Design fp32mult, start of the top module:
module fp32mult (
    input  wire [31:0] x1,
    input  wire [31:0] x2,
    input  wire        en,
    input  wire        rst,
    input  wire        clk,
    output wire [31:0] y,
    output wire        ready
);
make LEC_CHECK=0 CAP_MARGIN=20 CORE_MARGIN=2 CORE_UTILIZATION=72 CTS_CLUSTER_SIZE=10 HOLD_SLACK_MARGIN=0.3 PLACE_DENSITY=0.38 SETUP_SLACK_MARGIN=1.28 SLEW_MARGIN=20 TNS_END_PERCENT=10 finish   # period 5.19 ns
run.sh (not shown) runs the stock make flow with config.mk's settings and CLKGATE_MAP_FILE=.
The starting point finished with setup timing left.
==> next run, changes <==
Settings changed: CORE_UTILIZATION 72 to 50, CTS_CLUSTER_SIZE 10 to not set, HOLD_SLACK_MARGIN 0.3 to not set, PLACE_DENSITY 0.38 to not set, SETUP_SLACK_MARGIN 1.28 to not set, TNS_END_PERCENT 10 to not set.
Clock period 5.19 ns to 8.69 ns, I/O delays scaled along.
Effect: The new run completed without violations; wire length falls by 8.1%; final cell count falls by about 1.7%; clock skew hardly moves; non-clock buffer count falls by 247; setup slack is better by 2.3 ns; synthesized cell count stays the same; worst hold slack is worse by 0.016 ns; area after synthesis does not change; clock-buffer cell count falls by 1; core utilization falls by 33 points.
==> next run, changes <==
Settings changed: CORE_UTILIZATION 50 to 65.
Clock period 8.69 ns to 6.78 ns, I/O delays scaled along.
Result: With this change the flow produced a layout that fails on setup timing; final cell count is higher by 3.0%; setup slack gets worse by 0.80 ns; flip-flop count does not change.
==> next run, changes <==
Settings changed: CORE_UTILIZATION 65 to 63, SETUP_SLACK_MARGIN set to 1.37.
Clock period 6.78 ns to 5.57 ns, I/O delays scaled along.
Effect: The changed run completed, yet does not pass: setup timing. Design area grows by about 0.8%. Setup slack is worse by 1.1 ns. First-iteration DRC count hardly moves. Via count shrinks by about 0.37%. Hold slack is about the same.
==> next run, changes <==
Settings changed: CORE_UTILIZATION 63 to 72, CTS_CLUSTER_DIAMETER set to 396, CTS_CLUSTER_SIZE set to 100.
Result: The new run completed and failed the layout checks on setup timing; wire length climbs by roughly a tenth; cell area is about the same; worst setup slack loses 0.21 ns.

* * *

Starting RTL as in the previous note.
## fp32mult
module fp32mult (
    input  wire [31:0] x1,
    input  wire [31:0] x2,
    input  wire        en,
    input  wire        rst,
    input  wire        clk,
    output wire [31:0] y,
    output wire        ready
);
clock: 11.0 ns
lec_check: 0
cap_margin: 15
cell_pad_in_sites_detail_placement: 0
cell_pad_in_sites_global_placement: 3
core_aspect_ratio: 1.66
core_margin: 7
core_utilization: 41
cts_cluster_diameter: 42
gpl_routability_driven: 1
max_routing_layer: met5
min_routing_layer: met1
place_density: 0.89
setup_slack_margin: 1.48
slew_margin: 35
tns_end_percent: 75
The baseline ran to the end with no violations.
Change:
==> flow/config.mk (replaced) <==
export PLATFORM = sky130hd
export DESIGN_NAME = fp32mult
export DESIGN_NICKNAME = fp32mult
export VERILOG_FILES = /design/flow/design.v
export SDC_FILE = /design/flow/constraint.sdc
export NUM_CORES = 4
export LEC_CHECK = 0
export CAP_MARGIN = 35
export CORE_MARGIN = 2
export CORE_UTILIZATION = 72
export GPL_ROUTABILITY_DRIVEN = 1
export MIN_ROUTING_LAYER = met1
export PLACE_DENSITY_LB_ADDON = 0.26
export SLEW_MARGIN = 20
export TNS_END_PERCENT = 95
==> flow/constraint.sdc (replaced) <==
create_clock -name core_clock -period 6.07 [get_ports {clk}]
set_input_delay 1.2140 -clock core_clock [delete_from_list [all_inputs] [get_ports {clk}]]
set_output_delay 1.2140 -clock core_clock [all_outputs]
set_load 0.01 [all_outputs]
The changed run finished but failed the layout checks on negative setup slack. Via count grows by 31%. Die area fell by 47%. Sequential share of layout area came out lower by 1.2 points. Global-route usage is higher by 23 points. Design area increases by 14%. Utilization goes up by 46 points. Count of clock-buffer cells in the layout rises by 1.
Change:
==> flow/config.mk (replaced) <==
export PLATFORM = sky130hd
export DESIGN_NAME = fp32mult
export DESIGN_NICKNAME = fp32mult
export VERILOG_FILES = /design/flow/design.v
export SDC_FILE = /design/flow/constraint.sdc
export NUM_CORES = 4
export LEC_CHECK = 0
export CAP_MARGIN = 20
export CORE_MARGIN = 2
export CORE_UTILIZATION = 40
export SLEW_MARGIN = 20
==> flow/constraint.sdc (replaced) <==
create_clock -name core_clock -period 8.69 [get_ports {clk}]
set_input_delay 1.7380 -clock core_clock [delete_from_list [all_inputs] [get_ports {clk}]]
set_output_delay 1.7380 -clock core_clock [all_outputs]
set_load 0.01 [all_outputs]
=> With this change the flow passed the timing, DRC and antenna checks. Clock-buffer cell count decreases by 1. Core utilization drops by 47 points. Global-route usage decreases by 25 points. Via count decreases by 24%.

* * *

== build 61 ==
fp32mult again, from the RTL that the note above started with.
==> flow/design.v (excerpt) <==
module fp32mult (
    input  wire [31:0] x1,
    input  wire [31:0] x2,
    input  wire        en,
    input  wire        rst,
    input  wire        clk,
    output wire [31:0] y,
    output wire        ready
);
    wire [31:0] x1_reg;
    wire [31:0] x2_reg;
    fullreg #(32) reg_x1 (.clk(clk), .rst(rst), .clr(1'b0), .en(en), .d(x1), .q(x1_reg));
    fullreg #(32) reg_x2 (.clk(clk), .rst(rst), .clr(1'b0), .en(en), .d(x2), .q(x2_reg));
    wire sign1 = x1_reg[31];
    wire sign2 = x2_reg[31];
    wire [7:0] exp1 = x1_reg[30:23];
    wire [7:0] exp2 = x2_reg[30:23];
    wire [23:0] mant1 = {1'b1, x1_reg[22:0]};  
    wire [23:0] mant2 = {1'b1, x2_reg[22:0]};
    wire sign_result = sign1 ^ sign2;
    wire [7:0] exp_sum;
      wire en_d1;
    wire en_d2;
    exp_adder_bias exp_add_inst (
        .exp1(exp1),
        .exp2(exp2),
        .exp_out(exp_sum)
    );
    wire [47:0] mant_product;
    mult24 mult_inst (
        .a(mant1),
        .b(mant2),
        .p(mant_product)
    );
    wire [7:0] exp_norm;
    exp_normalizer exp_norm_inst (
        .msb_mult(mant_product[47]),
        .exp_in(exp_sum),
        .exp_out(exp_norm)
    );
    wire [23:0] mant_norm;
    mantissa_normalizer mant_norm_inst (
        .mult_out(mant_product),
        .mant_out(mant_norm)
    );
    wire [31:0] result_comb;
    assign result_comb = {sign_result, exp_norm, mant_norm[22:0]};
    fullreg #(32) reg_out (
  ...
export LEC_CHECK = 0
export CAP_MARGIN = 20
export CORE_ASPECT_RATIO = 0.83
export CORE_MARGIN = 2
export CORE_UTILIZATION = 72
export CTS_CLUSTER_SIZE = 82
export HOLD_SLACK_MARGIN = -0.04
export MAX_ROUTING_LAYER = met4
export PLACE_DENSITY_LB_ADDON = 0.06
export SLEW_MARGIN = 20
create_clock -name core_clock -period 6.78 [get_ports {clk}]
The flow completed for build 61, but it is not clean: the layout still shows setup timing.
Input-level comparison between build 57 and build 61:
# build 61
export LEC_CHECK = 0
export CAP_MARGIN = 20
export CORE_ASPECT_RATIO = 0.83
export CORE_MARGIN = 2
export CORE_UTILIZATION = 72
export CTS_CLUSTER_SIZE = 82
export HOLD_SLACK_MARGIN = -0.04
export MAX_ROUTING_LAYER = met4
export PLACE_DENSITY_LB_ADDON = 0.06
export SLEW_MARGIN = 20
create_clock -name core_clock -period 6.78 [get_ports {clk}]
# build 57
export LEC_CHECK = 0
export CAP_MARGIN = 20
export CORE_ASPECT_RATIO = 0.83
export CORE_MARGIN = 2
export CORE_UTILIZATION = 72
export CTS_CLUSTER_SIZE = 82
export HOLD_SLACK_MARGIN = -0.04
export MAX_ROUTING_LAYER = met4
export PLACE_DENSITY_LB_ADDON = 0.06
export SETUP_SLACK_MARGIN = 1.29
export SLEW_MARGIN = 20
create_clock -name core_clock -period 7.56 [get_ports {clk}]
Results
Build 57: done, clean on timing, DRC and antenna. ~same simple-gate share of the synthesized area in build 61 and build 57. Worst reg-to-reg path cell count: build 57 lower than build 61. Taking build 61 as the reference, in build 57 total wire length saw a decrease, number of fill cells saw an increase, maximum buffer depth of the clock tree saw little to no change, proportion of cell area spent on the clock network saw little to no change. Changes observed in build 57 relative to build 61: period utilization fell by 14 points, post-route clock skew went down by 4.6 ps. The footprint of the flip-flops and latches in build 57 sits 1.3% above the value recorded for build 61.
Input changes introduced in build 37 (baseline for comparison: build 57):
# build 57
export LEC_CHECK = 0
export CAP_MARGIN = 20
export CORE_ASPECT_RATIO = 0.83
export CORE_MARGIN = 2
export CORE_UTILIZATION = 72
export CTS_CLUSTER_SIZE = 82
export HOLD_SLACK_MARGIN = -0.04
export MAX_ROUTING_LAYER = met4
export PLACE_DENSITY_LB_ADDON = 0.06
export SETUP_SLACK_MARGIN = 1.29
export SLEW_MARGIN = 20
create_clock -name core_clock -period 7.56 [get_ports {clk}]
# build 37
export LEC_CHECK = 0
export CAP_MARGIN = 20
export CORE_ASPECT_RATIO = 0.92
export CORE_MARGIN = 2
export CORE_UTILIZATION = 72
export CTS_CLUSTER_SIZE = 82
export PLACE_DENSITY_LB_ADDON = 0.08
export SETUP_SLACK_MARGIN = 1.96
export SLEW_MARGIN = 20
create_clock -name core_clock -period 6.81 [get_ports {clk}]
### Flow results
- Build 37 ran in full, but the layout does not pass; the checks complain about setup timing.
- Diff build 57 and build 37: overall fraction of global-route tracks in use higher in build 57
- Looking at fmax across both flows, build 37 is the weaker of the two, with build 57 ahead.
- [compare] base=build 57 new=build 37: number of buffers outside the clock class in the layout increased 142; share of the core filled with cells in the final layout increased 5.9 points; wire length increased about 24%; die size essentially unchanged.
- Build 37 against build 57: instance count of the mapped netlist shows no meaningful change; minimum clock period increased by 460 ps relative to the old numbers.
> inputs changed (build 37 -> build 41)
# build 37
export LEC_CHECK = 0
export CAP_MARGIN = 20
export CORE_ASPECT_RATIO = 0.92
export CORE_MARGIN = 2
export CORE_UTILIZATION = 72
export CTS_CLUSTER_SIZE = 82
export PLACE_DENSITY_LB_ADDON = 0.08
export SETUP_SLACK_MARGIN = 1.96
export SLEW_MARGIN = 20
create_clock -name core_clock -period 6.81 [get_ports {clk}]
# build 41
export LEC_CHECK = 0
export CAP_MARGIN = 20
export CORE_MARGIN = 2
export CORE_UTILIZATION = 72
export PLACE_DENSITY = 0.36
export SETUP_SLACK_MARGIN = 0.87
export SLEW_MARGIN = 20
export TNS_END_PERCENT = 5
create_clock -name core_clock -period 5.56 [get_ports {clk}]
## What came out
The setup slack after layout of build 41 falls short of that of build 37 by 710 ps.
Comparing build 41 against build 37, there is no change at all in net count after synthesis.
Build 37 has higher post-placement setup slack than build 41.
fa_1 as the master of the slowest instance on the critical path was reported by build 37, and fa_2 by build 41.
The layout from build 41, despite a flow that completed every stage, fails the layout checks, with the failing checks listed as setup timing.
Summed area of non-filler cells in the final layout of build 41 falls short of that of build 37 by a few percent.
Looking at termination of the worst setup path, the reg_out.q[1] result is from build 41; the reg_out.q[20] one comes from build 37.
Sort build 41 and build 37 by final routed wirelength across all metal layers desc -> top: build 37
